**flow/design.v**
```verilog
module sw(i0, i1, i2, i3, o0, o1, o2, o3, clk, rst);
  input clk, rst;
  input [9:0] i0, i1, i2, i3;
  output [9:0] o0, o1, o2, o3;
	wire [9:0] co0, co1, co2, co3;  
	wire [3:0] req0, req1, req2, req3;  
	ib ib0(i0, co0, req0, ack0, full0, clk, rst);
	ib ib1(i1, co1, req1, ack1, full1, clk, rst);
	ib ib2(i2, co2, req2, ack2, full2, clk, rst);
	ib ib3(i3, co3, req3, ack3, full3, clk, rst);
	ackor ackor0(ack00, ack10, ack20, ack30, ack0);
	ackor ackor1(ack01, ack11, ack21, ack31, ack1);
	ackor ackor2(ack02, ack12, ack22, ack32, ack2);
	ackor ackor3(ack03, ack13, ack23, ack33, ack3);
	arb arb0(req0[0], req1[0], req2[0], req3[0], ack00, ack01, ack02, ack03, clk, rst);
	arb arb1(req0[1], req1[1], req2[1], req3[1], ack10, ack11, ack12, ack13, clk, rst);
	arb arb2(req0[2], req1[2], req2[2], req3[2], ack20, ack21, ack22, ack23, clk, rst);
	arb arb3(req0[3], req1[3], req2[3], req3[3], ack30, ack31, ack32, ack33, clk, rst);
	cb cb(co0, co1, co2, co3, o0, o1, o2, o3,
		{ack03, ack02, ack01, ack00}, {ack13, ack12, ack11, ack10},
		{ack23, ack22, ack21, ack20}, {ack33, ack32, ack31, ack30});
endmodule
module ib(pkti, pkto, req, ack, full, clk, rst);
  input ack, clk, rst;
  input [9:0] pkti;
  output full;
  output [9:0] pkto;
  output [3:0] req;
	wire [3:0] reqi;
	mkwe mkwe(pkti, we);  
	fifo fifo(pkti, we, full, pkto, re, empty, clk, rst);
	isbm isbm(pkto[9:8], re, empty, reqi, req, ack, clk, rst);
	mkreq mkreq(pkto, reqi, clk, rst);
endmodule
module isbm(cmd, re, empty, reqi, req_out, ack, clk, rst);
  input clk, rst, empty, ack;
  input [1:0] cmd;
  input [3:0] reqi;
  output re;
  reg [3:0] req;
  reg [1:0] mode;
  localparam MODE_WAIT_HEAD = 2'b00;
  localparam MODE_WAIT_ACK = 2'b01;
  localparam MODE_WAIT_TAIL = 2'b10;
  localparam CMD_HEAD = 2'b10;
  localparam CMD_TAIL = 2'b11;
  output [3:0] req_out;
  assign req_out = req;
  assign re = ack;
  always @(posedge clk) begin
    if (rst) begin
      mode <= MODE_WAIT_HEAD;
      req <= 0;
    end else begin
      if (mode == MODE_WAIT_HEAD && !empty && cmd == CMD_HEAD) begin
        mode <= MODE_WAIT_ACK;
        req <= reqi;
      end else if (mode == MODE_WAIT_ACK && ack) begin
        mode <= MODE_WAIT_TAIL;
      end else if (mode == MODE_WAIT_TAIL && !empty && cmd == CMD_TAIL) begin
        mode <= MODE_WAIT_HEAD;
        req <= 0;
      end else begin
      end
    end
  end
endmodule
module fifo(in, we, full, out, re, empty, clk, rst);
  input clk, rst, we, re;
  input [9:0] in;
  output [9:0] out;
  output empty, full;
  reg [4:0] head, tail;
  reg [9:0] buffer [0:16];  
  wire [4:0] next_head;
  wire [4:0] next_tail;
  assign out = empty ? {(9+1){1'b0}} : buffer[head];
  assign next_head = (head + 1) % 17;
  assign next_tail = (tail + 1) % 17;
  assign empty = (head == tail);
  assign full = (next_tail == head);
  integer i;
  always @(posedge clk) begin
    if (rst) begin
      head <= 0;
      tail <= 0;
      for (i = 0; i <= 16; i++) begin
        buffer[i] = 0;
      end
    end else begin
      if (we & !full) begin
        buffer[tail] <= in;
        tail <= next_tail;
      end
      if (re & !empty) begin
        head <= next_head;
      end
    end
  end
endmodule
module mkreq(pkt, req, clk, rst);
  input clk, rst;
  input [9:0] pkt;
  output [3:0] req;
  assign req = pkt[9:8] == 2'b10 ? (1 << pkt[1:0]) : 0;
endmodule
module mkwe (pkt, we);
  input [9:0] pkt;
  output we;
  assign we = pkt[9:8] != 0;
endmodule
module arb (req0, req1, req2, req3, ack0, ack1, ack2, ack3, clk, rst);
  input clk, rst;
  input req0, req1, req2, req3;  
  output ack0, ack1, ack2, ack3;  
  reg [3:0] lead;  
  reg [2:0] ack;  
  wire [3:0] first, second, third, forth;
  wire [3:0] reqs;
  assign first = lead;
  assign second = (lead + 1) % 4;
  assign third = (lead + 2) % 4;
  assign forth = (lead + 3) % 4;
  assign reqs = {req3, req2, req1, req0};
  assign ack0 = (req0 && ack == 1);
  assign ack1 = (req1 && ack == 2);
  assign ack2 = (req2 && ack == 3);
  assign ack3 = (req3 && ack == 4);
  always @(posedge clk) begin
    if (rst) begin
      lead <= 0;
      ack <= 0;
    end else begin
      if (ack != 0) begin
        if ((ack == 1 && !req0) || (ack == 2 && !req1) || (ack == 3 && !req2) || (ack == 4 && !req3)) begin
          ack <= 0;
        end
      end else begin
        if (reqs[first]) begin
          ack <= first + 1;
          lead <= (lead + 1) % 4;
        end else if (reqs[second]) begin
          ack <= second + 1;
          lead <= (lead + 1) % 4;
        end else if (reqs[third]) begin
          ack <= third + 1;
          lead <= (lead + 1) % 4;
        end else if (reqs[forth]) begin
          ack <= forth + 1;
          lead <= (lead + 1) % 4;
        end else begin
        end
      end
    end
  end
endmodule
module cb(i0, i1, i2, i3, o0, o1, o2, o3, d0, d1, d2, d3);
  input [9:0] i0, i1, i2, i3;
  input [3:0] d0, d1, d2, d3;
  output [9:0] o0, o1, o2, o3;
  cbsel cbsel0(i0, i1, i2, i3, o0, d0);
  cbsel cbsel1(i0, i1, i2, i3, o1, d1);
  cbsel cbsel2(i0, i1, i2, i3, o2, d2);
  cbsel cbsel3(i0, i1, i2, i3, o3, d3);
endmodule
module cbsel (in0, in1, in2, in3, out, port);
  input [9:0] in0, in1, in2, in3;
  input [3:0] port;
  output[9:0] out;
  assign out = (port == 4'b0000) ? 0 :
               (port == 4'b0001) ? in0 :
               (port == 4'b0010) ? in1 :
               (port == 4'b0100) ? in2 :
               (port == 4'b1000) ? in3 :
               9'bx;
endmodule
module ackor (ack0, ack1, ack2, ack3, ack);
  input ack0, ack1, ack2, ack3;
  output ack;
  assign ack = ack0 || ack1 || ack2 || ack3;
endmodule
```
**flow/run.sh**
```bash
#!/bin/bash
# the make line also repeats each setting of config.mk as NAME=value (left out here)
make -C /OpenROAD-flow-scripts/flow DESIGN_CONFIG=/design/flow/config.mk WORK_HOME=/design/flow/orfs CLKGATE_MAP_FILE= finish
```
**flow/config.mk**
```make
export PLATFORM = sky130hd
export DESIGN_NAME = sw
export DESIGN_NICKNAME = sw
export VERILOG_FILES = /design/flow/design.v
export SDC_FILE = /design/flow/constraint.sdc
export NUM_CORES = 4
export LEC_CHECK = 0
export CAP_MARGIN = 20
export CORE_MARGIN = 2
export CORE_UTILIZATION = 72
export CTS_CLUSTER_SIZE = 39
export PLACE_DENSITY_LB_ADDON = 0.0
export SETUP_SLACK_MARGIN = 0.24
export SLEW_MARGIN = 20
```
**flow/constraint.sdc**
```tcl
create_clock -name core_clock -period 4.58 [get_ports {clk}]
set_input_delay 0.9160 -clock core_clock [delete_from_list [all_inputs] [get_ports {clk}]]
set_output_delay 0.9160 -clock core_clock [all_outputs]
set_load 0.01 [all_outputs]
```
==> out/qor.tcl, run 1 <==
set qor(run_status) {finished with violations}
set qor(checkFailReasons) {setup timing}
set qor(yosys_warnings) 30
set qor(timing.final.ws_setup_ns) -0.275
set qor(timing.final.hold_violations) 0
set qor(yosys_register_bits) 1388
set qor(post_dp_cell_area_um2) 68000
set qor(final_weighted_congestion_in_routability_driven_placement) 0.926
set qor(design.die.area_um2) 91000
set qor(dp_cells) 5587
set qor(synthAoiAreaFrac_pct) 4.92
set qor(yosysTopAreaCellShare_pct) 60.3
set qor(warning_count) 66
set qor(p_leak_nw) 25.8
set qor(fin_worst_hold_slack_ns) 0.465
set qor(synth_top_cell_by_count) {sky130_fd_sc_hd__edfxtp_1}
set qor(timing.final.max_slew_violations) 0
set qor(setup-violations-final) 38
set qor(vias_in_the_first_global_route) 43400
set qor(worst_hold_path_type) {reg -> reg}
set qor(timing.critical_path.from_type) {flip-flop}
set qor(drt_pass1_iterations) 12
set qor(synthToLayoutAreaGrowth_pct) 20.1
set qor(pg_seq_mw) 15.3
set qor(route.detailed.drc) 0
set qor(netlist.top_cell.by_area) {sky130_fd_sc_hd__edfxtp_1}
set qor(critical_path_end) {o3[1]}
set qor(period_used_pct) 106
set qor(cts_made_buffers) 140
set qor(design.portCount) 82
set qor(post_synth_fa_ha_maj_area_fraction_pct) 1.49
set qor(maxPowerGroup) {sequential cells}
set qor(final_cells) 6033
set qor(number_of_synthesized_flops_with_an_enable_pin) 1280
set qor(syn_avg_cell_area_um2) 14.6
set qor(ir_worst_vdd_mv) 0.429
set qor(worst_pin_slew_ns) 1.22
set qor(min_path_cells) 1
set qor(yosys_most_used_dff) {sky130_fd_sc_hd__edfxtp_1}
set qor(netlist-cell-type-count) 99
set qor(worstPathCellList) {buf_12 > buf_12 > buf_16 > buf_6 > mux4_2 > mux4_2 > mux2i_4 > nor2_4 > a22oi_2 > o221ai_4 > buf_6}
set qor(critical_path.endpoint_type) {primary output}
set qor(grt_pass1_wl_mm) 285
set qor(max_freq_mhz) 206
set qor(grt_start_max_net_pins) 57
set qor(hpwlAfterDp_mm) 112
set qor(report.power.total_mw) 37.0
set qor(power_density_nw_per_um2) 484
set qor(critical_path.max_stage_delay_ns) 0.56
set qor(power_in_the_clock_group_mw) 11.8
set qor(cts.path.max_buffers) 3
set qor(synth_cells) 4354
set qor(switching_share_pct) 32.4
set qor(total_core_area_um2) 88100
set qor(min_delay_worst_endpoint) {ib1.isbm.mode[1]}
set qor(unrepaired_setup_endpoints_after_global_routing) {yes}
set qor(cp.buffers_inverters) 5
set qor(criticalPathCategory) {reg -> out}
set qor(h-tree-depth) 4
set qor(timing.max_slew.rel_slack_pct) 18.2
set qor(synth.yosys.chip_area_um2) 63800
set qor(period_needed_ns) 4.85
set qor(post_synth_mux_share_pct) 15.6
set qor(post_synth_main_area_contributors) {sky130_fd_sc_hd__edfxtp_1, sky130_fd_sc_hd__mux4_2, sky130_fd_sc_hd__nor2_1}
set qor(r2r-start) {ib1.fifo.tail[0]}
set qor(power.share.clock_pct) 31.8
set qor(internal-power_mw) 25.0
set qor(cts-root-buf) {sky130_fd_sc_hd__clkbuf_16}
set qor(totalWireLength_mm) 213
set qor(finished_core_util_pct) 86.9
set qor(cap_viol_max_count) 0
set qor(logic_family) {multiplexers}
set qor(setup_tns_ns) -5.93
set qor(timing.critical_path.slowest_stage_cell) {sky130_fd_sc_hd__mux4_2}
set qor(synth-seq-area-share_pct) 63.7
set qor(synth-cells-yosys) 4354
set qor(final_cell_area_um2) 76600
set qor(synth_nets) 4472
set qor(post_synth_instance_area_um2) 63800
set qor(rows) 109
set qor(pwr-share-seq_pct) 41.4
set qor(r2r_setup_slack_ns) 0.05
set qor(grt_antenna_before_repair) 7
set qor(min_from) {ib1.isbm.mode[1]}
set qor(viasPerCell) 7.57
set qor(critical_path_cell_count) 11
set qor(clock_sink_count) 1388
set qor(synth-xor-area-share_pct) 1.29
set qor(finish.net_count) 4867
set qor(port-buffer-count) 81
set qor(final.setup_skew_ns) 0.0381
set qor(die_width_um) 302
set qor(grt_usage_pct) 43.6
set qor(cts-hold-fix-buffers) 0
set qor(dp_slack_ns) -0.0338
set qor(worstPathRequired_ns) 3.66
set qor(ant_nets) 0
set qor(path_clk_slew_ns) 0.06
set qor(worst_ep_arrival_time_ns) 3.94
set qor(clock_insertion_delay_at_the_later_pin_of_the_skew_report_ns) 0.80
set qor(leading_post_synthesis_cells_by_instance_count) {sky130_fd_sc_hd__edfxtp_1, sky130_fd_sc_hd__nor2_1, sky130_fd_sc_hd__mux4_2}
set qor(async_reset_ff_share_pct) 0
set qor(routed_wire_length_per_instance_um) 35.3
set qor(timing.reg2reg.worst_path_depth) 16
set qor(crit_fanout) 6
set qor(timing.critical_path.max_delay_family) {multiplexers}
set qor(r2r_end) {ib1.fifo.buffer[4][1]}
set qor(n_fill_cell) 3533
set qor(pwr-share-comb_pct) 26.8
set qor(power_switching_mw) 12.0
set qor(post_synth_and_or_nand_nor_area_fraction_pct) 10.5
set qor(fp-utilization_pct) 72.4
set qor(drt_iter0_drc) 9293
set qor(comb_power_mw) 9.93
set qor(cts_tree) {done}
set qor(overflow) 0
set qor(detailroute.via_count) 45600
set qor(die.size.y_um) 302
## area by class of cell
type | count | area (um2) | area share, %
antenna | 4 | 10.0 | 0.0131
clock buffer | 165 | 3650 | 4.77
clock inverter | 92 | 877 | 1.15
inverter | 71 | 274 | 0.358
multi-input combinational | 2600 | 23400 | 30.6
sequential | 1388 | 40700 | 53.1
tap | 1165 | 1460 | 1.90
timing repair buffer | 548 | 6230 | 8.13
## routing by layer
layer | routed length [um] | track usage, %
met4 | 15600 | 22.1
met5 | 81 | 0
met3 | 33900 | 12.7
met2 | 97300 | 67.4
met1 | 65800 | 57.4
## repair_timing
item	CTS	global route
pin swaps	55	82
setup endpoints to repair	1007	1886
gates cloned	17	17
gates resized	391	207
buffers inserted	85	66
==> inputs of run 2 (changes only) <==
Settings changed: CORE_UTILIZATION 72 to 66, CTS_CLUSTER_SIZE 39 to not set, PLACE_DENSITY set to 0.6, PLACE_DENSITY_LB_ADDON 0.0 to not set, SETUP_SLACK_MARGIN 0.24 to not set.
Clock period 4.58 ns to 5.92 ns, I/O delays scaled along.
==> run 2 against run 1 <==
Against the previous run: the run now finishes clean; sequential share of layout area increased by 4.0 points; worst setup slack improved by 0.42 ns; core utilization shrank 13 points; final cell count shrank 2.8%; clock-buffer cell count increased by 11; register-to-register slack gained 0.33 ns; synthesized cell count is the same; non-clock buffer count decreased by 271; clock power shrank 27%; clock skew decreased by 0.00064 ns; worst hold slack worse by 0.0068 ns; global-route usage fell by 10 points; critical path type unchanged; highest routed layer unchanged.
==> out/qor.tcl, run 2 <==
set qor(run_status) {finished clean}
set qor(setup_tns_ns) 0 ;# +5.93 ns
set qor(synth_nets) 4472 ;# unchanged
set qor(n_fill_cell) 5999 ;# +70%
set qor(number_of_synthesized_flops_with_an_enable_pin) 1280 ;# unchanged
set qor(logic_family) {multiplexers}
set qor(timing.critical_path.slowest_stage_cell) {sky130_fd_sc_hd__a31oi_1}
set qor(post_synth_main_area_contributors) {sky130_fd_sc_hd__edfxtp_1, sky130_fd_sc_hd__mux4_2, sky130_fd_sc_hd__nor2_1}
set qor(fin_worst_hold_slack_ns) 0.458 ;# -0.00684 ns
set qor(grt_start_max_net_pins) 54 ;# -5.3%
set qor(finished_core_util_pct) 73.9 ;# -13 points
set qor(critical_path.max_stage_delay_ns) 0.79 ;# +0.23 ns
set qor(synth_top_cell_by_count) {sky130_fd_sc_hd__edfxtp_1}
set qor(period_needed_ns) 5.77
set qor(cp.buffers_inverters) 2 ;# -3
set qor(timing.critical_path.from_type) {flip-flop}
set qor(post_synth_fa_ha_maj_area_fraction_pct) 1.49 ;# unchanged
set qor(min_path_cells) 1 ;# unchanged
set qor(critical_path.endpoint_type) {primary output}
set qor(routed_wire_length_per_instance_um) 27.8 ;# -21%
set qor(design.portCount) 82 ;# unchanged
set qor(r2r_setup_slack_ns) 0.38 ;# +0.33 ns
set qor(crit_fanout) 41 ;# +35
set qor(final_weighted_congestion_in_routability_driven_placement) 0.950 ;# +2.7%
set qor(power.share.clock_pct) 33.3 ;# +1.5 points
set qor(hpwlAfterDp_mm) 107 ;# -4.0%
set qor(timing.reg2reg.worst_path_depth) 17 ;# +1
set qor(synth.yosys.chip_area_um2) 63800 ;# unchanged
set qor(async_reset_ff_share_pct) 0 ;# unchanged
set qor(drt_pass1_iterations) 8 ;# -4
set qor(unrepaired_setup_endpoints_after_global_routing) {no}
set qor(ant_nets) 0 ;# unchanged
set qor(total_core_area_um2) 96300 ;# +9.3%
set qor(grt_pass1_wl_mm) 243 ;# -15%
set qor(synth-seq-area-share_pct) 63.7 ;# unchanged
set qor(fp-utilization_pct) 66.2 ;# -6.1 points
set qor(max_freq_mhz) 173
set qor(h-tree-depth) 4 ;# unchanged
set qor(post_synth_and_or_nand_nor_area_fraction_pct) 10.5 ;# unchanged
set qor(period_used_pct) 97.5 ;# -8.5 points
set qor(totalWireLength_mm) 163 ;# -23%
set qor(final_cell_area_um2) 71100 ;# -7.1%
set qor(timing.final.hold_violations) 0 ;# unchanged
set qor(p_leak_nw) 23.4 ;# -9.3%
set qor(pwr-share-seq_pct) 45.5 ;# +4.1 points
set qor(die_width_um) 315 ;# +4.4%
set qor(route.detailed.drc) 0 ;# unchanged
set qor(grt_usage_pct) 33.6 ;# -10 points
set qor(power_in_the_clock_group_mw) 8.62 ;# -27%
set qor(switching_share_pct) 29.6 ;# -2.8 points
set qor(cts_made_buffers) 141 ;# +0.71%
set qor(cts.path.max_buffers) 3 ;# unchanged
set qor(comb_power_mw) 5.51 ;# -45%
set qor(setup-violations-final) 0 ;# -100%
set qor(cts_tree) {done}
set qor(post_synth_instance_area_um2) 63800 ;# unchanged
set qor(yosys_register_bits) 1388 ;# unchanged
set qor(r2r_end) {ib1.fifo.buffer[19][5]}
set qor(overflow) 0 ;# unchanged
set qor(ir_worst_vdd_mv) 0.338 ;# -21%
set qor(die.size.y_um) 315 ;# +4.4%
set qor(netlist-cell-type-count) 99 ;# unchanged
set qor(timing.critical_path.max_delay_family) {AND-OR/OR-AND gates}
set qor(port-buffer-count) 81 ;# unchanged
set qor(yosys_most_used_dff) {sky130_fd_sc_hd__edfxtp_1}
set qor(cap_viol_max_count) 0 ;# unchanged
set qor(worst_pin_slew_ns) 1.14 ;# -0.0752 ns
set qor(final-comb-area_um2) 21700 ;# -7.4%
set qor(worstPathCellList) {buf_12 > mux4_2 > mux4_2 > mux2i_1 > a31oi_1 > nor4_1 > a31oi_1 > clkdlybuf4s50_1}
set qor(post_synth_mux_share_pct) 15.6 ;# unchanged
set qor(synth-cells-yosys) 4354 ;# unchanged
set qor(grt_antenna_before_repair) 6 ;# -1
set qor(power_switching_mw) 7.68 ;# -36%
set qor(netlist.top_cell.by_area) {sky130_fd_sc_hd__edfxtp_1}
set qor(worstPathRequired_ns) 4.74 ;# +1.08 ns
set qor(cts-root-buf) {sky130_fd_sc_hd__clkbuf_16}
set qor(pwr-share-comb_pct) 21.2 ;# -5.6 points
set qor(timing.final.ws_setup_ns) 0.146 ;# +0.420 ns
set qor(timing.max_slew.rel_slack_pct) 23.4 ;# +5.2 points
set qor(critical_path_end) {o2[8]}
set qor(r2r-start) {ib1.fifo.tail[0]}
set qor(finish.net_count) 4597 ;# -5.5%
set qor(min_delay_worst_endpoint) {ib3.isbm.mode[1]}
set qor(clock_insertion_delay_at_the_later_pin_of_the_skew_report_ns) 0.78 ;# -0.02 ns
set qor(synth_cells) 4354 ;# unchanged
set qor(pg_seq_mw) 11.8 ;# -23%
set qor(worst_hold_path_type) {reg -> reg}
set qor(power_density_nw_per_um2) 364 ;# -25%
set qor(post_dp_cell_area_um2) 66600 ;# -2.0%
set qor(timing.final.max_slew_violations) 0 ;# unchanged
set qor(final.setup_skew_ns) 0.0375 ;# -0.000645 ns
set qor(synth-xor-area-share_pct) 1.29 ;# unchanged
set qor(synthAoiAreaFrac_pct) 4.92 ;# unchanged
set qor(min_from) {ib3.isbm.mode[1]}
set qor(worst_ep_arrival_time_ns) 4.59 ;# +0.65 ns
set qor(synthToLayoutAreaGrowth_pct) 11.6
set qor(warning_count) 65 ;# -1.5%
set qor(criticalPathCategory) {reg -> out}
set qor(report.power.total_mw) 25.9 ;# -30%
set qor(ff_latch_area_um2) 40600 ;# about the same
set qor(yosys_warnings) 30 ;# unchanged
set qor(yosysTopAreaCellShare_pct) 60.3 ;# unchanged
set qor(rows) 114 ;# +4.6%
set qor(internal-power_mw) 18.3 ;# -27%
set qor(detailroute.via_count) 39300 ;# -14%
set qor(dp_cells) 5604 ;# +0.30%
set qor(vias_in_the_first_global_route) 38000 ;# -12%
set qor(leading_post_synthesis_cells_by_instance_count) {sky130_fd_sc_hd__edfxtp_1, sky130_fd_sc_hd__nor2_1, sky130_fd_sc_hd__mux4_2}
set qor(clock_sink_count) 1388 ;# unchanged
set qor(viasPerCell) 6.69 ;# -12%
set qor(final_cells) 5867 ;# -2.8%
set qor(critical_path_cell_count) 8 ;# -3
set qor(drt_iter0_drc) 5236 ;# -44%
set qor(syn_avg_cell_area_um2) 14.6 ;# unchanged
set qor(maxPowerGroup) {sequential cells}
set qor(design.die.area_um2) 99100 ;# +9.0%
set qor(dp_slack_ns) 0.415 ;# +0.449 ns
set qor(path_clk_slew_ns) 0.06 ;# about the same
[run 2: final cells by class]
type	count	area share, %
diodes	2	0.00703
clock buffers	176	5.29
clock inverters	77	0.981
inverters	71	0.375
multi-input cells	2600	30.5
flip-flops and latches	1388	57.1
well taps	1276	2.24
repair buffers	277	3.49
[run 2: routing by layer]
layer  routed length [um]  track usage (%)  vias to the layer above
met5                  169                0                        -
met4                 5270             10.4                       12
met3                18100             7.68                      324
met2                75900             50.5                     2143
met1                63700             49.8                    19800
li1                     -                -                    17000
[run 2: what timing repair did]
item | CTS | global route
hold buffers | 0 | 0
resized | 0 | 2
endpoints found under the setup margin | 0 | 215
buffers inserted | 0 | 6
==> inputs of run 3 (changes only) <==
Settings changed: CELL_PAD_IN_SITES_GLOBAL_PLACEMENT set to 2, CORE_MARGIN 2 to 10, CORE_UTILIZATION 66 to 19, GPL_ROUTABILITY_DRIVEN set to 0, MIN_ROUTING_LAYER set to met1, PLACE_DENSITY 0.6 to not set, PLACE_DENSITY_LB_ADDON set to 0.11, SLEW_MARGIN 20 to 10, TNS_END_PERCENT set to 55.
Clock period 5.92 ns to 4.56 ns, I/O delays scaled along.
==> run 3 against run 2 <==
Against the previous run: now fails the layout checks on setup timing; clock power is 62% higher; sequential power rose by about 30%; design area rose by 18%; final cell count up 62%.
==> out/qor.tcl, run 3 <==
set qor(power_switching_mw) 12.5 ;# +63%
set qor(design.die.area_um2) 359000 ;# +260%
set qor(n_fill_cell) 34400 ;# +470%
set qor(syn_avg_cell_area_um2) 14.6 ;# unchanged
set qor(post_synth_fa_ha_maj_area_fraction_pct) 1.49 ;# unchanged
set qor(maxPowerGroup) {sequential cells}
set qor(h-tree-depth) 4 ;# unchanged
set qor(logic_family) {multiplexers}
set qor(cp.buffers_inverters) 3 ;# +1
set qor(period_used_pct) 107 ;# +9.1 points
set qor(worstPathRequired_ns) 3.65 ;# -1.09 ns
set qor(route.detailed.drc) 0 ;# unchanged
set qor(post_synth_and_or_nand_nor_area_fraction_pct) 10.5 ;# unchanged
set qor(synth_top_cell_by_count) {sky130_fd_sc_hd__edfxtp_1}
set qor(post_synth_main_area_contributors) {sky130_fd_sc_hd__edfxtp_1, sky130_fd_sc_hd__mux4_2, sky130_fd_sc_hd__nor2_1}
set qor(post_synth_mux_share_pct) 15.6 ;# unchanged
set qor(synth_nets) 4472 ;# unchanged
set qor(grt_antenna_before_repair) 10 ;# +4
set qor(worst_pin_slew_ns) 1.07 ;# -0.0713 ns
set qor(ir_worst_vdd_mv) 0.276 ;# -18%
set qor(path_clk_slew_ns) 0.06 ;# about the same
set qor(crit_path_frequent_cell) {sky130_fd_sc_hd__mux4_2}
set qor(dp_cells) 9060 ;# +62%
set qor(crit_fanout) 5 ;# -88%
set qor(pwr-share-seq_pct) 38.5 ;# -7.0 points
set qor(cts_tree) {done}
set qor(synth_cells) 4354 ;# unchanged
set qor(grt_pass1_wl_mm) 343 ;# +41%
set qor(critical_path_end) {o2[7]}
set qor(synth.yosys.chip_area_um2) 63800 ;# unchanged
set qor(worst_hold_path_type) {reg -> reg}
set qor(number_of_synthesized_flops_with_an_enable_pin) 1280 ;# unchanged
set qor(cts.path.max_buffers) 4 ;# +1
set qor(worstPathCellList) {buf_12 > buf_8 > mux4_2 > mux4_2 > mux2_2 > and2_1 > a221o_2 > buf_6}
set qor(fp-utilization_pct) 19.1 ;# -47 points
set qor(timing.max_slew.rel_slack_pct) 28.2 ;# +4.8 points
set qor(grt_usage_pct) 13.2 ;# -20 points
set qor(synth-seq-area-share_pct) 63.7 ;# unchanged
set qor(post_dp_cell_area_um2) 74700 ;# +12%
set qor(min_delay_worst_endpoint) {ib3.isbm.mode[1]}
set qor(die.size.y_um) 599 ;# +90%
set qor(r2r_end) {ib0.fifo.buffer[22][3]}
set qor(yosys_warnings) 30 ;# unchanged
set qor(drt_pass1_iterations) 6 ;# -2
set qor(max_freq_mhz) 206
set qor(post_synth_instance_area_um2) 63800 ;# unchanged
set qor(r2r_setup_slack_ns) 0.19 ;# -0.19 ns
set qor(synth-cells-yosys) 4354 ;# unchanged
set qor(critical_path.endpoint_type) {primary output}
set qor(detailroute.via_count) 40200 ;# +2.4%
set qor(unrepaired_setup_endpoints_after_global_routing) {yes}
set qor(worst_ep_arrival_time_ns) 3.95 ;# -0.64 ns
set qor(p_leak_nw) 27.7 ;# +18%
set qor(pwr-share-comb_pct) 26.2 ;# +5.0 points
set qor(grt_start_max_net_pins) 59 ;# +9.3%
set qor(pg_seq_mw) 15.3 ;# +30%
set qor(r2r-start) {ib0.fifo.tail[0]}
set qor(power.share.clock_pct) 35.3 ;# +2.0 points
set qor(die_width_um) 599 ;# +90%
set qor(cts_made_buffers) 180 ;# +28%
set qor(clock_insertion_delay_at_the_later_pin_of_the_skew_report_ns) 0.85 ;# +0.07 ns
set qor(timing.final.max_slew_violations) 0 ;# unchanged
set qor(cts-root-buf) {sky130_fd_sc_hd__clkbuf_16}
set qor(async_reset_ff_share_pct) 0 ;# unchanged
set qor(min_path_cells) 1 ;# unchanged
set qor(viasPerCell) 4.22 ;# -37%
set qor(netlist.top_cell.by_area) {sky130_fd_sc_hd__edfxtp_1}
set qor(critical_path_cell_count) 8 ;# unchanged
set qor(timing.critical_path.slowest_stage_cell) {sky130_fd_sc_hd__mux4_2}
set qor(synthAoiAreaFrac_pct) 4.92 ;# unchanged
set qor(routed_wire_length_per_instance_um) 25.7 ;# -7.7%
set qor(design.portCount) 82 ;# unchanged
set qor(port-buffer-count) 81 ;# unchanged
set qor(timing.final.ws_setup_ns) -0.301 ;# -0.446 ns
set qor(cap_viol_max_count) 0 ;# unchanged
set qor(min_from) {ib3.isbm.mode[1]}
set qor(yosys_register_bits) 1388 ;# unchanged
set qor(finish.net_count) 5120 ;# +11%
set qor(power_in_the_clock_group_mw) 14.0 ;# +62%
set qor(comb_power_mw) 10.4 ;# +89%
set qor(timing.critical_path.from_type) {flip-flop}
set qor(ant_nets) 0 ;# unchanged
set qor(cts-hold-fix-buffers) 0 ;# unchanged
set qor(internal-power_mw) 27.1 ;# +48%
set qor(run_status) {finished with violations}
set qor(synth-xor-area-share_pct) 1.29 ;# unchanged
set qor(criticalPathCategory) {reg -> out}
set qor(period_needed_ns) 4.86
set qor(timing.critical_path.max_delay_family) {multiplexers}
set qor(yosysTopAreaCellShare_pct) 60.3 ;# unchanged
set qor(warning_count) 66 ;# +1.5%
set qor(final.setup_skew_ns) 0.0400 ;# +0.00247 ns
set qor(synthToLayoutAreaGrowth_pct) 31.3
set qor(critical_path.max_stage_delay_ns) 0.60 ;# -0.19 ns
set qor(setup-violations-final) 39 ;# +39
set qor(timing.reg2reg.worst_path_depth) 16 ;# -1
set qor(clock_sink_count) 1388 ;# unchanged
set qor(final_cells) 9522 ;# +62%
set qor(totalWireLength_mm) 245 ;# +50%
set qor(yosys_most_used_dff) {sky130_fd_sc_hd__edfxtp_1}
set qor(drt_iter0_drc) 2576 ;# -51%
set qor(checkFailReasons) {setup timing}
set qor(hpwlAfterDp_mm) 166 ;# +54%
set qor(netlist-cell-type-count) 99 ;# unchanged
set qor(final_cell_area_um2) 83700 ;# +18%
set qor(timing.final.hold_violations) 0 ;# unchanged
set qor(vias_in_the_first_global_route) 42700 ;# +12%
set qor(overflow) 0 ;# unchanged
set qor(leading_post_synthesis_cells_by_instance_count) {sky130_fd_sc_hd__edfxtp_1, sky130_fd_sc_hd__nor2_1, sky130_fd_sc_hd__mux4_2}
set qor(total_core_area_um2) 334000 ;# +250%
set qor(switching_share_pct) 31.7 ;# +2.1 points
set qor(rows) 212 ;# +86%
set qor(power_density_nw_per_um2) 473 ;# +30%
[run 3: cell type report]
type	instances	area [um2]	share of cell area [%]
well taps	4387	5490	6.56
flip-flops and latches	1388	40600	48.6
clock inverters	85	891	1.06
multi-input cells	2601	22800	27.3
diodes	1	2.50	0.00299
inverters	71	275	0.329
repair buffers	760	8830	10.5
clock buffers	229	4740	5.66
[run 3: through the flow]
stage               TNS [ns]  power (mW)  hold WS (ns)  utilization [%]  setup slack [ns]
finish                 -7.91        39.6         0.456             25.1            -0.301
global route          -13.70        41.5         0.489             25.1            -0.435
CTS                   -13.76        40.0         0.457             24.8            -0.473
detailed placement     -3.81        24.9         0.447             22.4            -0.248
global placement       -6.89        25.0         0.448             22.4            -0.258
floorplan             -15.95        20.1         0.433                -            -0.128
[run 3: metal layers]
metal,GRT usage (%),wire (um)
met4,2.72,5110
met3,1.52,7390
met5,0,0
met1,17.6,110000
met2,23.1,122000
[run 3: what timing repair did]
action                     in CTS  in global routing
gates cloned                   14                  6
pin swaps                      51                 48
setup endpoints to repair     274               1371
buffers inserted               93                 46
resized                       426                111
==> inputs of run 4 (changes only) <==
Settings changed: ABC_AREA set to 0, CAP_MARGIN 20 to 35, CELL_PAD_IN_SITES_DETAIL_PLACEMENT set to 1, CELL_PAD_IN_SITES_GLOBAL_PLACEMENT 2 to 1, CORE_ASPECT_RATIO set to 0.54, CORE_MARGIN 10 to 4, CORE_UTILIZATION 19 to 56, CTS_CLUSTER_DIAMETER set to 247, CTS_CLUSTER_SIZE set to 17, GPL_ROUTABILITY_DRIVEN 0 to not set, GPL_TIMING_DRIVEN set to 0, HOLD_SLACK_MARGIN set to 0.1, MAX_ROUTING_LAYER set to met4, PLACE_DENSITY_LB_ADDON 0.11 to 0.22, SLEW_MARGIN 10 to 20, TNS_END_PERCENT 55 to 15.
Clock period 4.56 ns to 5.23 ns, I/O delays scaled along.
==> run 4 against run 3 <==
Against the previous run: still fails the layout checks on setup timing; flip-flop count is the same; via count rose by 11%; synthesized cell count did not move; register-to-register slack lost 0.22 ns; synthesized area is the same; core utilization up 40 points; combinational power down 22%; critical path depth up 6; sequential power fell by 13%; worst hold slack better by 0.040 ns; clock-buffer cell count shrank 65; critical endpoint is now o0[1]; largest cell class unchanged; largest power group unchanged.
==> out/qor.tcl, run 4 <==
set qor(post_synth_instance_area_um2) 63800 ;# unchanged
set qor(crit_path_frequent_cell) {sky130_fd_sc_hd__buf_12}
set qor(period_used_pct) 101 ;# -5.5 points
set qor(synth_top_cell_by_count) {sky130_fd_sc_hd__edfxtp_1}
set qor(pg_seq_mw) 13.3 ;# -13%
set qor(synth-seq-area-share_pct) 63.7 ;# unchanged
set qor(ir_worst_vdd_mv) 0.278 ;# +0.59%
set qor(pwr-share-seq_pct) 46.3 ;# +7.8 points
set qor(synthToLayoutAreaGrowth_pct) 15.1
set qor(crit_fanout) 6 ;# +1
set qor(synthAoiAreaFrac_pct) 4.92 ;# unchanged
set qor(r2r_setup_slack_ns) -0.03 ;# -0.22 ns
set qor(run_status) {finished with violations}
set qor(detailroute.via_count) 44500 ;# +11%
set qor(warning_count) 65 ;# -1.5%
set qor(cts_made_buffers) 91 ;# -49%
set qor(cts-hold-fix-buffers) 0 ;# unchanged
set qor(clock_insertion_delay_at_the_later_pin_of_the_skew_report_ns) 0.75 ;# -0.10 ns
set qor(worstPathCellList) {buf_6 > buf_12 > buf_16 > buf_8 > buf_12 > buf_12 > mux4_2 > mux4_2 > mux2i_4 > nor2_2 > nand2_1 > o21ai_0 > a221o_1 > dlygate4sd2_1}
set qor(die.size.y_um) 256 ;# -57%
set qor(yosys_most_used_dff) {sky130_fd_sc_hd__edfxtp_1}
set qor(routed_wire_length_per_instance_um) 35.6 ;# +39%
set qor(critical_path_end) {o0[1]}
set qor(comb_power_mw) 8.11 ;# -22%
set qor(grt_usage_pct) 38.1 ;# +25 points
set qor(drt_iter0_drc) 7775 ;# +200%
set qor(hpwlAfterDp_mm) 158 ;# -4.6%
set qor(yosys_warnings) 30 ;# unchanged
set qor(worstPathRequired_ns) 4.18 ;# +0.53 ns
set qor(criticalPathCategory) {reg -> out}
set qor(async_reset_ff_share_pct) 0 ;# unchanged
set qor(synth_cells) 4354 ;# unchanged
set qor(path_clk_slew_ns) 0.08 ;# +0.02 ns
set qor(h-tree-depth) 3 ;# -1
set qor(cp.buffers_inverters) 7 ;# +4
set qor(design.die.area_um2) 120000 ;# -67%
set qor(cts-root-buf) {sky130_fd_sc_hd__clkbuf_16}
set qor(final.setup_skew_ns) 0.0346 ;# -0.00540 ns
set qor(final_weighted_congestion_in_routability_driven_placement) 0.954
set qor(post_synth_mux_share_pct) 15.6 ;# unchanged
set qor(netlist-cell-type-count) 99 ;# unchanged
set qor(die_width_um) 467 ;# -22%
set qor(timing.reg2reg.worst_path_depth) 19 ;# +3
set qor(fin_worst_hold_slack_ns) 0.496 ;# +0.0398 ns
set qor(timing.max_slew.rel_slack_pct) 21.2 ;# -7.1 points
set qor(yosys_register_bits) 1388 ;# unchanged
set qor(period_needed_ns) 5.29
set qor(yosysTopAreaCellShare_pct) 60.3 ;# unchanged
set qor(syn_avg_cell_area_um2) 14.6 ;# unchanged
set qor(min_from) {ib3.isbm.mode[1]}
set qor(total_core_area_um2) 112000 ;# -66%
set qor(design.portCount) 82 ;# unchanged
set qor(synth.yosys.chip_area_um2) 63800 ;# unchanged
set qor(power_switching_mw) 9.77 ;# -22%
set qor(final_cell_area_um2) 73400 ;# -12%
set qor(report.power.total_mw) 28.6 ;# -28%
set qor(p_leak_nw) 24.1 ;# -13%
set qor(vias_in_the_first_global_route) 44200 ;# +3.6%
set qor(rows) 90 ;# -58%
set qor(drt_pass1_iterations) 6 ;# unchanged
set qor(number_of_synthesized_flops_with_an_enable_pin) 1280 ;# unchanged
set qor(timing.critical_path.max_delay_family) {multiplexers}
set qor(post_synth_and_or_nand_nor_area_fraction_pct) 10.5 ;# unchanged
set qor(internal-power_mw) 18.9 ;# -30%
set qor(viasPerCell) 7.04 ;# +67%
set qor(max_freq_mhz) 189
set qor(worst_pin_slew_ns) 1.17 ;# +0.0970 ns
set qor(logic_family) {multiplexers}
set qor(post_synth_main_area_contributors) {sky130_fd_sc_hd__edfxtp_1, sky130_fd_sc_hd__mux4_2, sky130_fd_sc_hd__nor2_1}
set qor(fp-utilization_pct) 56.8 ;# +38 points
set qor(unrepaired_setup_endpoints_after_global_routing) {yes}
set qor(grt_antenna_before_repair) 4 ;# -6
set qor(critical_path_cell_count) 14 ;# +6
set qor(route.detailed.drc) 0 ;# unchanged
set qor(critical_path.max_stage_delay_ns) 0.52 ;# -0.08 ns
set qor(port-buffer-count) 80 ;# -1.2%
set qor(post_dp_cell_area_um2) 67800 ;# -9.3%
set qor(netlist.top_cell.by_area) {sky130_fd_sc_hd__edfxtp_1}
set qor(totalWireLength_mm) 225 ;# -8.2%
set qor(timing.critical_path.from_type) {flip-flop}
set qor(worst_ep_arrival_time_ns) 4.24 ;# +0.29 ns
set qor(maxPowerGroup) {sequential cells}
set qor(overflow) 0 ;# unchanged
set qor(leading_post_synthesis_cells_by_instance_count) {sky130_fd_sc_hd__edfxtp_1, sky130_fd_sc_hd__nor2_1, sky130_fd_sc_hd__mux4_2}
set qor(power_in_the_clock_group_mw) 7.26 ;# -48%
set qor(min_delay_worst_endpoint) {ib3.isbm.mode[1]}
set qor(ant_nets) 0 ;# unchanged
set qor(cts.path.max_buffers) 3 ;# -1
set qor(grt_pass1_wl_mm) 320 ;# -6.6%
set qor(finish.net_count) 4826 ;# -5.7%
set qor(switching_share_pct) 34.1 ;# +2.5 points
set qor(power_density_nw_per_um2) 390 ;# -17%
set qor(timing.final.hold_violations) 0 ;# unchanged
set qor(timing.critical_path.slowest_stage_cell) {sky130_fd_sc_hd__mux4_2}
set qor(final_cells) 6311 ;# -34%
set qor(synth-xor-area-share_pct) 1.29 ;# unchanged
set qor(checkFailReasons) {setup timing}
set qor(setup_tns_ns) -0.695 ;# +7.22 ns
set qor(clock_sink_count) 1388 ;# unchanged
set qor(critical_path.endpoint_type) {primary output}
set qor(synth_nets) 4472 ;# unchanged
set qor(worst_hold_path_type) {reg -> reg}
set qor(cap_viol_max_count) 0 ;# unchanged
set qor(timing.final.ws_setup_ns) -0.0555 ;# +0.245 ns
set qor(setup-violations-final) 30 ;# -23%
set qor(min_path_cells) 1 ;# unchanged
set qor(timing.final.max_slew_violations) 0 ;# unchanged
set qor(post_synth_fa_ha_maj_area_fraction_pct) 1.49 ;# unchanged
set qor(cts_tree) {done}
set qor(power.share.clock_pct) 25.3 ;# -10 points
set qor(pwr-share-comb_pct) 28.3 ;# +2.1 points
set qor(r2r_end) {ib3.fifo.buffer[28][5]}
set qor(dp_cells) 6053 ;# -33%
set qor(synth-cells-yosys) 4354 ;# unchanged
set qor(r2r-start) {ib3.fifo.tail[0]}
set qor(grt_start_max_net_pins) 25 ;# -58%
-- run 4: through the flow --
stage                     setup WS (ns)  utilization (%)
final                           -0.0555             65.4
after global routing             -0.128             65.4
after CTS                       -0.0847             64.4
after detailed placement          -1.36             60.4
after global placement            -1.61             59.2
after floorplan                   0.311                -
-- run 4: what timing repair did --
action,CTS,global route
gates resized,468,132
pin swaps,23,29
setup endpoints to repair,1518,1671
gates cloned,1,0
buffers inserted,28,39
-- run 4: final cells by class --
type / count / area, um2
Sequential cell: 1388 / 40600
Fill cell: 10100 / 38900
Multi-Input combinational cell: 2600 / 23000
Timing Repair Buffer: 268 / 2850
Clock buffer: 164 / 2570
Buffer: 288 / 2140
Tap cell: 1518 / 1900
Inverter: 71 / 267
Clock inverter: 6 / 75.1
Antenna cell: 8 / 20.0
-- run 4: metal layers --
layer / global-route usage [%] / share of wire, % / vias to the layer above
li1: - / - / 17400
met1: 57.2 / 39 / 22900
met2: 51.3 / 43 / 3600
met3: 11.2 / 15 / 495
met4: 9.80 / 3.1 / 0
met5: - / 0 / -
==> inputs of run 5 (changes only) <==
Settings changed: ABC_AREA 0 to 1, CAP_MARGIN 35 to 20, CELL_PAD_IN_SITES_DETAIL_PLACEMENT 1 to 2, CORE_ASPECT_RATIO 0.54 to 1.18, CORE_MARGIN 4 to 2, CORE_UTILIZATION 56 to 51, CTS_CLUSTER_DIAMETER 247 to not set, CTS_CLUSTER_SIZE 17 to not set, GPL_ROUTABILITY_DRIVEN set to 0, GPL_TIMING_DRIVEN 0 to not set, HOLD_SLACK_MARGIN 0.1 to not set, MIN_ROUTING_LAYER met1 to met2, PLACE_DENSITY set to 0.6, PLACE_DENSITY_LB_ADDON 0.22 to not set, TNS_END_PERCENT 15 to not set.
Clock period 5.23 ns to 6.0 ns, I/O delays scaled along.
==> run 5 against run 4 <==
Against the previous run: the flow now stops in detailed placement; die size grew 9.0%; synthesized area is 2.0% higher; synthesized cell count is 42% higher.
==> out/qor.tcl, run 5 <==
set qor(synth-xor-area-share_pct) 0.679 ;# -0.61 points
set qor(post_synth_fa_ha_maj_area_fraction_pct) 1.46 ;# -0.029 points
set qor(synthAoiAreaFrac_pct) 12.4 ;# +7.5 points
set qor(netlist-cell-type-count) 62 ;# -37%
set qor(number_of_synthesized_flops_with_an_enable_pin) 1280 ;# unchanged
set qor(synth_top_cell_by_count) {sky130_fd_sc_hd__nor2_1}
set qor(logic_family) {simple AND/OR/NAND/NOR gates}
set qor(design.die.area_um2) 130000 ;# +9.0%
set qor(yosysTopAreaCellShare_pct) 59.1 ;# -1.2 points
set qor(die.size.y_um) 392 ;# +53%
set qor(synth_nets) 6313 ;# +41%
set qor(synth.yosys.chip_area_um2) 65000 ;# +2.0%
set qor(fp-utilization_pct) 51.3 ;# -5.5 points
set qor(syn_avg_cell_area_um2) 10.5 ;# -28%
set qor(async_reset_ff_share_pct) 0 ;# unchanged
set qor(total_core_area_um2) 127000 ;# +13%
set qor(leading_post_synthesis_cells_by_instance_count) {sky130_fd_sc_hd__nor2_1, sky130_fd_sc_hd__edfxtp_1, sky130_fd_sc_hd__o21ai_0}
set qor(flow.stopped_at) {detailed placement}
set qor(stop_err) {[ERROR DPL-0033] detailed placement checks failed during check placement.}
set qor(yosys_register_bits) 1388 ;# unchanged
set qor(post_synth_mux_share_pct) 0.893 ;# -15 points
set qor(post_synth_and_or_nand_nor_area_fraction_pct) 17.0 ;# +6.4 points
set qor(design.portCount) 82 ;# unchanged
set qor(run_status) {stopped before the end}
set qor(synth-seq-area-share_pct) 62.5 ;# -1.2 points
set qor(port-buffer-count) 81 ;# +1.3%
set qor(die_width_um) 333 ;# -29%
set qor(yosys_warnings) 30 ;# unchanged
set qor(synth_cells) 6195 ;# +42%
set qor(synth-cells-yosys) 6195 ;# +42%
set qor(rows) 142 ;# +58%
set qor(post_synth_instance_area_um2) 65000 ;# +2.0%
set qor(netlist.top_cell.by_area) {sky130_fd_sc_hd__edfxtp_1}
set qor(post_synth_main_area_contributors) {sky130_fd_sc_hd__edfxtp_1, sky130_fd_sc_hd__nor2_1, sky130_fd_sc_hd__o21ai_0}
set qor(yosys_most_used_dff) {sky130_fd_sc_hd__edfxtp_1}
==> inputs of run 6 (changes only) <==
Settings changed: ABC_AREA 1 to 0, CAP_MARGIN 20 to 10, CORE_ASPECT_RATIO 1.18 to 0.54, CORE_MARGIN 2 to 4, CORE_UTILIZATION 51 to 56, CTS_CLUSTER_DIAMETER set to 247, CTS_CLUSTER_SIZE set to 17, GPL_ROUTABILITY_DRIVEN 0 to not set, GPL_TIMING_DRIVEN set to 0, HOLD_SLACK_MARGIN set to 0.1, PLACE_DENSITY 0.6 to not set, PLACE_DENSITY_LB_ADDON set to 0.22, TNS_END_PERCENT set to 15.
Clock period 6.0 ns to 5.23 ns, I/O delays scaled along.
==> run 6 against run 5 <==
Against the previous run: the run again fails in detailed placement; synthesized area decreased by 1.9%; die size decreased by 8.3%; synthesized cell count decreased by 30%.
==> out/qor.tcl, run 6 <==
set qor(run_status) {stopped before the end}
set qor(flow.stopped_at) {detailed placement}
set qor(stop_err) {[ERROR DPL-0033] detailed placement checks failed during check placement.}
set qor(port-buffer-count) 80 ;# -1.2%
set qor(synth_nets) 4472 ;# -29%
set qor(total_core_area_um2) 112000 ;# -11%
set qor(post_synth_and_or_nand_nor_area_fraction_pct) 10.5 ;# -6.4 points
set qor(syn_avg_cell_area_um2) 14.6 ;# +40%
set qor(post_synth_main_area_contributors) {sky130_fd_sc_hd__edfxtp_1, sky130_fd_sc_hd__mux4_2, sky130_fd_sc_hd__nor2_1}
set qor(netlist-cell-type-count) 99 ;# +60%
set qor(synthAoiAreaFrac_pct) 4.92 ;# -7.5 points
set qor(async_reset_ff_share_pct) 0 ;# unchanged
set qor(die_width_um) 467 ;# +40%
set qor(synth_top_cell_by_count) {sky130_fd_sc_hd__edfxtp_1}
set qor(design.die.area_um2) 120000 ;# -8.3%
set qor(design.portCount) 82 ;# unchanged
set qor(synth-cells-yosys) 4354 ;# -30%
set qor(rows) 90 ;# -37%
set qor(post_synth_mux_share_pct) 15.6 ;# +15 points
set qor(yosys_warnings) 30 ;# unchanged
set qor(post_synth_instance_area_um2) 63800 ;# -1.9%
set qor(yosys_most_used_dff) {sky130_fd_sc_hd__edfxtp_1}
set qor(synth.yosys.chip_area_um2) 63800 ;# -1.9%
set qor(yosys_register_bits) 1388 ;# unchanged
set qor(yosysTopAreaCellShare_pct) 60.3 ;# +1.2 points
set qor(post_synth_fa_ha_maj_area_fraction_pct) 1.49 ;# +0.029 points
set qor(leading_post_synthesis_cells_by_instance_count) {sky130_fd_sc_hd__edfxtp_1, sky130_fd_sc_hd__nor2_1, sky130_fd_sc_hd__mux4_2}
set qor(logic_family) {multiplexers}
set qor(synth-xor-area-share_pct) 1.29 ;# +0.61 points
set qor(synth_cells) 4354 ;# -30%
set qor(fp-utilization_pct) 56.8 ;# +5.5 points
set qor(synth-seq-area-share_pct) 63.7 ;# +1.2 points
set qor(die.size.y_um) 256 ;# -35%
set qor(number_of_synthesized_flops_with_an_enable_pin) 1280 ;# unchanged
set qor(netlist.top_cell.by_area) {sky130_fd_sc_hd__edfxtp_1}
set qor(final_weighted_congestion_in_routability_driven_placement) 1.02
run 6: through the flow:
step | instance area, um2 | hold WS [ns] | TNS [ns] | total power, mW
after global placement | 66500 | 0.440 | -914.37 | 19.9
after floorplan | 63800 | 0.433 | 0 | 17.5
==> inputs of run 7 (changes only) <==
Settings changed: ABC_AREA 0 to not set, CAP_MARGIN 10 to 20, CELL_PAD_IN_SITES_DETAIL_PLACEMENT 2 to not set, CELL_PAD_IN_SITES_GLOBAL_PLACEMENT 1 to not set, CORE_ASPECT_RATIO 0.54 to not set, CORE_MARGIN 4 to 2, CORE_UTILIZATION 56 to 70, CTS_CLUSTER_DIAMETER 247 to not set, CTS_CLUSTER_SIZE 17 to 39, GPL_TIMING_DRIVEN 0 to not set, HOLD_SLACK_MARGIN 0.1 to not set, MAX_ROUTING_LAYER met4 to not set, MIN_ROUTING_LAYER met2 to not set, PLACE_DENSITY_LB_ADDON 0.22 to 0.0, SETUP_SLACK_MARGIN set to 0.77, TNS_END_PERCENT 15 to not set.
Clock period 5.23 ns to 3.29 ns, I/O delays scaled along.
==> run 7 against run 6 <==
Against the previous run: now fails the layout checks on setup timing; synthesized cell count stayed put; synthesized area stayed put; die size is 22% lower.
==> out/qor.tcl, run 7 <==
set qor(logic_family) {multiplexers}
set qor(drt_pass1_iterations) 10
set qor(dp_slack_ns) -1.01
set qor(cts_made_buffers) 139
set qor(checkFailReasons) {setup timing}
set qor(comb_power_mw) 18.1
set qor(ir_worst_vdd_mv) 0.682
set qor(post_synth_and_or_nand_nor_area_fraction_pct) 10.5 ;# unchanged
set qor(synth_cells) 4354 ;# unchanged
set qor(cts.path.max_buffers) 3
set qor(cap_viol_max_count) 0
set qor(cp.buffers_inverters) 5
set qor(pwr-share-seq_pct) 38.3
set qor(synth-cells-yosys) 4354 ;# unchanged
set qor(r2r-start) {ib3.fifo.tail[0]}
set qor(run_status) {finished with violations}
set qor(number_of_synthesized_flops_with_an_enable_pin) 1280 ;# unchanged
set qor(hpwlAfterDp_mm) 119
set qor(grt.met1_usage_pct) 56.8
set qor(min_path_cells) 2
set qor(n_fill_cell) 3021
set qor(synth_top_cell_by_count) {sky130_fd_sc_hd__edfxtp_1}
set qor(post_synth_fa_ha_maj_area_fraction_pct) 1.49 ;# unchanged
set qor(yosysTopAreaCellShare_pct) 60.3 ;# unchanged
set qor(yosys_warnings) 30 ;# unchanged
set qor(post_synth_mux_share_pct) 15.6 ;# unchanged
set qor(post_dp_cell_area_um2) 72400
set qor(timing.final.max_slew_violations) 0
set qor(report.power.total_mw) 55.7
set qor(synth_nets) 4472 ;# unchanged
set qor(max_freq_mhz) 212
set qor(power_in_the_clock_group_mw) 16.2
set qor(post_synth_instance_area_um2) 63800 ;# unchanged
set qor(power.share.clock_pct) 29.1
set qor(viasPerCell) 7.71
set qor(rows) 110 ;# +22%
set qor(timing.critical_path.from_type) {flip-flop}
set qor(critical_path_cell_count) 11
set qor(pg_seq_mw) 21.4
set qor(unrepaired_setup_endpoints_after_global_routing) {yes}
set qor(synthAoiAreaFrac_pct) 4.92 ;# unchanged
set qor(yosys_most_used_dff) {sky130_fd_sc_hd__edfxtp_1}
set qor(leading_post_synthesis_cells_by_instance_count) {sky130_fd_sc_hd__edfxtp_1, sky130_fd_sc_hd__nor2_1, sky130_fd_sc_hd__mux4_2}
set qor(r2r_setup_slack_ns) -1.24
set qor(crit_fanout) 7
set qor(timing.max_slew.rel_slack_pct) 21.2
set qor(r2r_end) {ib3.fifo.buffer[13][9]}
set qor(setup-violations-final) 2067
set qor(async_reset_ff_share_pct) 0 ;# unchanged
set qor(warning_count) 66
set qor(total_core_area_um2) 90100 ;# -20%
set qor(min_delay_worst_endpoint) {ib3.isbm.mode[2]}
set qor(final_weighted_congestion_in_routability_driven_placement) 0.940 ;# -8.1%
set qor(synth-xor-area-share_pct) 1.29 ;# unchanged
set qor(worst_ep_arrival_time_ns) 4.06
set qor(power_switching_mw) 18.8
set qor(cts_tree) {done}
set qor(syn_avg_cell_area_um2) 14.6 ;# unchanged
set qor(finish.net_count) 5176
set qor(power_density_nw_per_um2) 688
set qor(critical_path_end) {o3[9]}
set qor(worstPathRequired_ns) 2.63
set qor(netlist-cell-type-count) 99 ;# unchanged
set qor(final.setup_skew_ns) 0.0247
set qor(grt_use_met3_pct) 12.2
set qor(switching_share_pct) 33.8
set qor(timing.critical_path.slowest_stage_cell) {sky130_fd_sc_hd__mux4_2}
set qor(synth.yosys.chip_area_um2) 63800 ;# unchanged
set qor(period_used_pct) 143
set qor(design.portCount) 82 ;# unchanged
set qor(grt_start_max_net_pins) 45
set qor(maxPowerGroup) {sequential cells}
set qor(ant_nets) 0
set qor(h-tree-depth) 4
set qor(design.die.area_um2) 93500 ;# -22%
set qor(vias_in_the_first_global_route) 46000
set qor(cts-root-buf) {sky130_fd_sc_hd__clkbuf_16}
set qor(yosys_register_bits) 1388 ;# unchanged
set qor(routed_wire_length_per_instance_um) 36.9
set qor(grt_pass1_wl_mm) 303
set qor(timing.reg2reg.worst_path_depth) 22
set qor(timing.final.ws_setup_ns) -1.43
set qor(totalWireLength_mm) 234
set qor(post_synth_main_area_contributors) {sky130_fd_sc_hd__edfxtp_1, sky130_fd_sc_hd__mux4_2, sky130_fd_sc_hd__nor2_1}
set qor(worstPathCellList) {buf_6 > buf_12 > buf_6 > mux4_2 > mux4_2 > mux2i_4 > nor2_4 > a22oi_2 > o211ai_1 > buf_4 > buf_6}
set qor(grt-busiest-layer) {met2}
set qor(port-buffer-count) 81 ;# +1.3%
set qor(worst_pin_slew_ns) 1.18
set qor(synthToLayoutAreaGrowth_pct) 26.9
set qor(clock_insertion_delay_at_the_later_pin_of_the_skew_report_ns) 0.80
set qor(finished_core_util_pct) 89.8
set qor(p_leak_nw) 27.7
set qor(period_needed_ns) 4.72
set qor(critical_path.max_stage_delay_ns) 0.57
set qor(overflow) 0
set qor(timing.final.hold_violations) 0
set qor(final_cell_area_um2) 80900
set qor(netlist.top_cell.by_area) {sky130_fd_sc_hd__edfxtp_1}
set qor(criticalPathCategory) {reg -> out}
set qor(grt_antenna_before_repair) 10
set qor(fp-utilization_pct) 70.7 ;# +14 points
set qor(clock_sink_count) 1388
set qor(grt_usage_pct) 44.8
set qor(drt_iter0_drc) 9599
set qor(detailroute.via_count) 48900
set qor(path_clk_slew_ns) 0.06
set qor(timing.critical_path.max_delay_family) {multiplexers}
set qor(pwr-share-comb_pct) 32.5
set qor(internal-power_mw) 36.9
set qor(met2_usage_pct) 70.6
set qor(min_from) {rst}
set qor(critical_path.endpoint_type) {primary output}
set qor(crit_path_frequent_cell) {sky130_fd_sc_hd__buf_6}
set qor(die.size.y_um) 306 ;# +19%
set qor(route.detailed.drc) 0
set qor(synth-seq-area-share_pct) 63.7 ;# unchanged
set qor(worst_hold_path_type) {in -> reg}
set qor(die_width_um) 306 ;# -35%
-- run 7: through the flow --
stage	TNS, ns	hold WS, ns	instances
4_1_cts	-1218.66	0.246	6270
2_1_floorplan	-960.82	0.433	4354
3_5_place_dp	-1349.18	0.445	5920
6_report	-1711.57	0.301	6349
3_3_place_gp	-1185.16	0.441	5920
5_1_grt	-1843.12	0.272	6344
-- run 7: final cells by class --
cell class              instances  area (um2)  share of cell area (%)
flip-flops and latches       1388       40700                    50.2
multi-input cells            2611       24600                    30.4
repair buffers                847        9520                    11.8
clock buffers                 173        3660                    4.52
well taps                    1176        1470                    1.82
clock inverters                78         761                   0.940
inverters                      71         282                   0.348
diodes                          5        12.5                  0.0155
-- run 7: repair_timing --
item | in CTS | in global routing
cloned | 20 | 15
hold buffers | 0 | 0
resized | 436 | 213
endpoints found under the setup margin | 2084 | 2090
setup buffers | 79 | 59
pin swaps | 79 | 103
-- run 7: layer usage --
layer / routed length [um] / share of wire (%) / vias up
met2: 106000 / 45 / 5734
met1: 68100 / 29 / 23200
met3: 37600 / 16 / 1752
li1: - / - / 18200
met5: 115 / 0.049 / -
met4: 22300 / 9.5 / 14
==> inputs of run 8 (changes only) <==
Settings changed: ABC_AREA set to 1, CORE_UTILIZATION 70 to 52, CTS_CLUSTER_SIZE 39 to not set, GPL_ROUTABILITY_DRIVEN set to 0, HOLD_SLACK_MARGIN set to 0.26, MAX_ROUTING_LAYER set to met4, PLACE_DENSITY set to 0.6, PLACE_DENSITY_LB_ADDON 0.0 to not set, SETUP_SLACK_MARGIN 0.77 to not set.
Clock period 3.29 ns to 6.0 ns, I/O delays scaled along.
==> run 8 against run 7 <==
Against the previous run: the run now finishes clean; sequential power fell by 45%; final cell count rose by 25%; clock skew fell by 0.0032 ns; total power fell by 53%; design area fell by 11%; die size rose by 37%; synthesized area rose by 2.0%; non-clock buffer count fell by 586; clock-buffer cell count rose by 32; worst hold slack improved by 0.17 ns; worst setup slack improved by 1.5 ns; largest power group unchanged.
==> out/qor.tcl, run 8 <==
set qor(run_status) {finished clean}
set qor(period_needed_ns) 5.90
set qor(worst_pin_slew_ns) 1.24 ;# +0.0668 ns
set qor(yosysTopAreaCellShare_pct) 59.1 ;# -1.2 points
set qor(drt_pass1_iterations) 6 ;# -4
set qor(die_width_um) 358 ;# +17%
set qor(critical_path.endpoint_type) {primary output}
set qor(hpwlAfterDp_mm) 113 ;# -5.0%
set qor(setup-violations-final) 0 ;# -100%
set qor(totalWireLength_mm) 177 ;# -24%
set qor(min_from) {ib1.isbm.mode[1]}
set qor(post_synth_and_or_nand_nor_area_fraction_pct) 17.0 ;# +6.4 points
set qor(grt_pass1_wl_mm) 273 ;# -9.9%
set qor(leading_post_synthesis_cells_by_instance_count) {sky130_fd_sc_hd__nor2_1, sky130_fd_sc_hd__edfxtp_1, sky130_fd_sc_hd__o21ai_0}
set qor(timing.critical_path.slowest_stage_cell) {sky130_fd_sc_hd__a31oi_1}
set qor(p_leak_nw) 26.1 ;# -5.9%
set qor(timing.critical_path.max_delay_family) {AND-OR/OR-AND gates}
set qor(worstPathCellList) {buf_12 > o21ai_0 > o221ai_1 > nand3_1 > nand3_1 > nand2_1 > a31oi_1 > nand2_1 > a32oi_1 > clkdlybuf4s50_1}
set qor(overflow) 0 ;# unchanged
set qor(power_in_the_clock_group_mw) 8.96 ;# -45%
set qor(timing.critical_path.from_type) {flip-flop}
set qor(r2r_end) {ib3.fifo.buffer[3][0]}
set qor(synth-xor-area-share_pct) 0.679 ;# -0.61 points
set qor(netlist-cell-type-count) 62 ;# -37%
set qor(clock_sink_count) 1388 ;# unchanged
set qor(logic_family) {simple AND/OR/NAND/NOR gates}
set qor(timing.final.max_slew_violations) 0 ;# unchanged
set qor(comb_power_mw) 5.75 ;# -68%
set qor(viasPerCell) 6.00 ;# -22%
set qor(design.portCount) 82 ;# unchanged
set qor(internal-power_mw) 18.0 ;# -51%
set qor(r2r-start) {ib3.fifo.tail[0]}
set qor(netlist.top_cell.by_area) {sky130_fd_sc_hd__edfxtp_1}
set qor(report.power.total_mw) 26.4 ;# -53%
set qor(routed_wire_length_per_instance_um) 22.4 ;# -39%
set qor(final.setup_skew_ns) 0.0215 ;# -0.00322 ns
set qor(period_used_pct) 98.4 ;# -45 points
set qor(maxPowerGroup) {sequential cells}
set qor(worstPathRequired_ns) 4.80 ;# +2.17 ns
set qor(die.size.y_um) 358 ;# +17%
set qor(power_switching_mw) 8.38 ;# -56%
set qor(grt_start_max_net_pins) 161 ;# +260%
set qor(synthToLayoutAreaGrowth_pct) 10.9
set qor(synth_cells) 6195 ;# +42%
set qor(worst_ep_arrival_time_ns) 4.70 ;# +0.64 ns
set qor(worst_hold_path_type) {reg -> reg}
set qor(warning_count) 77 ;# +17%
set qor(grt_usage_pct) 28.6 ;# -16 points
set qor(ir_worst_vdd_mv) 0.302 ;# -56%
set qor(fin_worst_hold_slack_ns) 0.468 ;# +0.167 ns
set qor(synth_top_cell_by_count) {sky130_fd_sc_hd__nor2_1}
set qor(critical_path.max_stage_delay_ns) 0.73 ;# +0.16 ns
set qor(power.share.clock_pct) 34.0 ;# +4.9 points
set qor(synth.yosys.chip_area_um2) 65000 ;# +2.0%
set qor(min_delay_worst_endpoint) {ib1.isbm.mode[1]}
set qor(setup_tns_ns) 0 ;# +1711.57 ns
set qor(syn_avg_cell_area_um2) 10.5 ;# -28%
set qor(pwr-share-seq_pct) 44.2 ;# +5.9 points
set qor(min_path_cells) 2 ;# unchanged
set qor(design.die.area_um2) 128000 ;# +37%
set qor(fp-utilization_pct) 52.5 ;# -18 points
set qor(synth_nets) 6313 ;# +41%
set qor(post_synth_main_area_contributors) {sky130_fd_sc_hd__edfxtp_1, sky130_fd_sc_hd__nor2_1, sky130_fd_sc_hd__o21ai_0}
set qor(post_synth_instance_area_um2) 65000 ;# +2.0%
set qor(unrepaired_setup_endpoints_after_global_routing) {no}
set qor(cts-root-buf) {sky130_fd_sc_hd__clkbuf_16}
set qor(timing.reg2reg.worst_path_depth) 23 ;# +4.5%
set qor(clock_insertion_delay_at_the_later_pin_of_the_skew_report_ns) 0.79 ;# about the same
set qor(total_core_area_um2) 124000 ;# +37%
set qor(cp.buffers_inverters) 2 ;# -3
set qor(pg_seq_mw) 11.7 ;# -45%
set qor(synth-seq-area-share_pct) 62.5 ;# -1.2 points
set qor(synthAoiAreaFrac_pct) 12.4 ;# +7.5 points
set qor(pwr-share-comb_pct) 21.8 ;# -11 points
set qor(vias_in_the_first_global_route) 45600 ;# -0.75%
set qor(crit_fanout) 55 ;# +48
set qor(yosys_most_used_dff) {sky130_fd_sc_hd__edfxtp_1}
set qor(power_density_nw_per_um2) 366 ;# -47%
set qor(number_of_synthesized_flops_with_an_enable_pin) 1280 ;# unchanged
set qor(rows) 129 ;# +17%
set qor(detailroute.via_count) 47500 ;# -2.9%
set qor(finish.net_count) 6275 ;# +21%
set qor(cts.path.max_buffers) 3 ;# unchanged
set qor(drt_iter0_drc) 5647 ;# -41%
set qor(grt_antenna_before_repair) 2 ;# -8
set qor(yosys_warnings) 30 ;# unchanged
set qor(cap_viol_max_count) 0 ;# unchanged
set qor(r2r_setup_slack_ns) 0.78 ;# +2.02 ns
set qor(cts_resized) 0 ;# -100%
set qor(dp_cells) 7642 ;# +29%
set qor(timing.max_slew.rel_slack_pct) 16.2 ;# -5.0 points
set qor(port-buffer-count) 81 ;# unchanged
set qor(async_reset_ff_share_pct) 0 ;# unchanged
set qor(max_freq_mhz) 169
set qor(route.detailed.drc) 0 ;# unchanged
set qor(critical_path_cell_count) 10 ;# -1
set qor(cts_tree) {done}
set qor(path_clk_slew_ns) 0.06 ;# about the same
set qor(switching_share_pct) 31.8 ;# -2.0 points
set qor(criticalPathCategory) {reg -> out}
set qor(post_synth_fa_ha_maj_area_fraction_pct) 1.46 ;# -0.029 points
set qor(critical_path_end) {o3[5]}
set qor(finished_core_util_pct) 58.3 ;# -32 points
set qor(cts_setup_buffers) 0 ;# -100%
set qor(cts-hold-fix-buffers) 0 ;# unchanged
set qor(final_cells) 7918 ;# +25%
set qor(post_synth_mux_share_pct) 0.893 ;# -15 points
set qor(h-tree-depth) 4 ;# unchanged
set qor(yosys_register_bits) 1388 ;# unchanged
set qor(timing.final.hold_violations) 0 ;# unchanged
set qor(cts_made_buffers) 150 ;# +7.9%
set qor(ant_nets) 0 ;# unchanged
set qor(synth-cells-yosys) 6195 ;# +42%
## run 8: per-stage QoR
stage	instance area [um2]	setup slack (ns)
global placement	67400	0.981
floorplan	65000	1.93
CTS	72100	0.0955
global route	72100	0.0755
finish	72100	0.0966
detailed placement	67400	0.862
## run 8: metal layers
| metal | global-route usage, % | vias up | part of all wire, % |
|---|---|---|---|
| met1 | 40.8 | 23500 | 45 |
| met3 | 5.10 | 253 | 7.7 |
| met2 | 42.7 | 1753 | 45 |
| met4 | 7.24 | 0 | 2.0 |
| met5 | - | - | 0 |
| li1 | - | 22000 | - |
## run 8: area by class of cell
cell class	instances	area (um2)
antenna	6	15.0
clock buffer	205	4080
clock inverter	65	639
fill	10400	51700
inverter	332	1270
multi-input combinational	4024	21100
sequential	1388	40600
tap	1637	2050
timing repair buffer	261	2310
Power is estimated from default activity; no workload was simulated.
